run A:
Design maze, start of the top module:
module maze(clk, reset, start_i, row_i, action_o, coord_o);
Size: roughly 3700 cells after synthesis, ~280 flip-flops, roughly 27 I/O pins, roughly 28000 sq um of cells after synthesis.
make LEC_CHECK=0 CAP_MARGIN=20 CORE_MARGIN=2 CORE_UTILIZATION=66 SLEW_MARGIN=20 finish   # period 5.34 ns
run.sh (not shown) runs the stock make flow with config.mk's settings and CLKGATE_MAP_FILE=.
Run A | stages: all done | timing, DRC, antenna: all pass
Relative to run A, the following input files were edited for run B:
# run A
export LEC_CHECK = 0
export CAP_MARGIN = 20
export CORE_MARGIN = 2
export CORE_UTILIZATION = 66
export SLEW_MARGIN = 20
create_clock -name core_clock -period 5.34 [get_ports {clk}]
# run B
export LEC_CHECK = 0
export CAP_MARGIN = 20
export CORE_MARGIN = 2
export CORE_UTILIZATION = 60
export SETUP_SLACK_MARGIN = -0.27
export SLEW_MARGIN = 20
create_clock -name core_clock -period 2.74 [get_ports {clk}]
--- outcome ---
Logic gate fraction of the total cell area (lower): run B. Setup slack in run B is smaller than in run A. [compare] base=run A new=run B: clock tree buffer count of the final layout fell by 1, required time reported for the critical path endpoint went down. Taking run A as the reference, in run B logic gate share of total power saw an increase; net switching power figure saw an increase. Worst slack on hold paths sits lower in run B than in run A. Run B: all stages done; final checks FAILED (setup timing).
## Diff of input files: run C against run B
# run B
export LEC_CHECK = 0
export CAP_MARGIN = 20
export CORE_MARGIN = 2
export CORE_UTILIZATION = 60
export SETUP_SLACK_MARGIN = -0.27
export SLEW_MARGIN = 20
create_clock -name core_clock -period 2.74 [get_ports {clk}]
# run C
export LEC_CHECK = 0
export CAP_MARGIN = 20
export CORE_MARGIN = 2
export CORE_UTILIZATION = 61
export CTS_CLUSTER_DIAMETER = 372
export CTS_CLUSTER_SIZE = 21
export MAX_ROUTING_LAYER = met4
export SETUP_SLACK_MARGIN = 0.57
export SLEW_MARGIN = 20
create_clock -name core_clock -period 3.2 [get_ports {clk}]
==> comparison <==
Tool error ODB-0269 stopped run C during 5_1_grt; no final results. Of run C and run B, it is run C that has the lower number of buffers added by the clock tree synthesis step. From run C to run B, I/O pin count did not move at all. Looking only at die height, and setting everything else aside, the lower value of run C and run B goes to run C. [run C] count of H-tree levels built during CTS fell 1 relative to run B. [compare] base=run B new=run C: total of cells resized after clock tree synthesis rose 570%; die outline width fell 0.81%; worst setup slack before clock tree synthesis rose 0.42 ns; number of setup buffers added after CTS rose 186. When the final numbers for run C and run B were put side by side, the starting utilization of the core area turned out to be smaller in run B. Share of the synthesized netlist area taken by xor and xnor gates across run C and run B: no real change. Sort run C and run B by area of the die asc -> top: run C.
The inputs of run D differ from those of run C as listed below.
# run C
export LEC_CHECK = 0
export CAP_MARGIN = 20
export CORE_MARGIN = 2
export CORE_UTILIZATION = 61
export CTS_CLUSTER_DIAMETER = 372
export CTS_CLUSTER_SIZE = 21
export MAX_ROUTING_LAYER = met4
export SETUP_SLACK_MARGIN = 0.57
export SLEW_MARGIN = 20
create_clock -name core_clock -period 3.2 [get_ports {clk}]
# run D
export LEC_CHECK = 0
export ABC_AREA = 1
export CAP_MARGIN = 20
export CORE_MARGIN = 2
export CORE_UTILIZATION = 69
export CTS_CLUSTER_DIAMETER = 29
export SETUP_SLACK_MARGIN = 0.77
export SLEW_MARGIN = 20
create_clock -name core_clock -period 2.98 [get_ports {clk}]
Notes after the runs:
None of the runs run D and run C ends with a clean layout. Run C: it failed with a tool error in 5_1_grt, so there are no final results. Run D did not finish; a tool error ended it in 5_1_grt. Against run C, run D comes in 1.7 points lower on fraction of the mapped netlist area in compound gates. Re number of setup buffers added after CTS: run D and run C aren't equal, and the higher value belongs to run C. Run D against run C: die size went down 11%; height of the chip went down about 6%.
Changes in run E relative to run D:
# run D
export LEC_CHECK = 0
export ABC_AREA = 1
export CAP_MARGIN = 20
export CORE_MARGIN = 2
export CORE_UTILIZATION = 69
export CTS_CLUSTER_DIAMETER = 29
export SETUP_SLACK_MARGIN = 0.77
export SLEW_MARGIN = 20
create_clock -name core_clock -period 2.98 [get_ports {clk}]
# run E
export LEC_CHECK = 0
export CAP_MARGIN = 20
export CORE_MARGIN = 2
export CORE_UTILIZATION = 40
export SLEW_MARGIN = 20
create_clock -name core_clock -period 3.63 [get_ports {clk}]
==> comparison <==
Run E: done, clean on timing, DRC and antenna. Area share of and-or/or-and cells after synthesis, run E and run D: higher on run E. Run E vs run D, horizontal die size went up by 63 um. [compare] base=run D new=run E: distinct cell type count of the synthesized netlist has increased, detailed placement HPWL has decreased, simple logic cell fraction of the synthesized area has decreased, number of cells produced by synthesis has decreased, die span in y has increased. Register share after synthesis essentially unchanged between run D and run E.
Power is estimated from default activity; no workload was simulated.
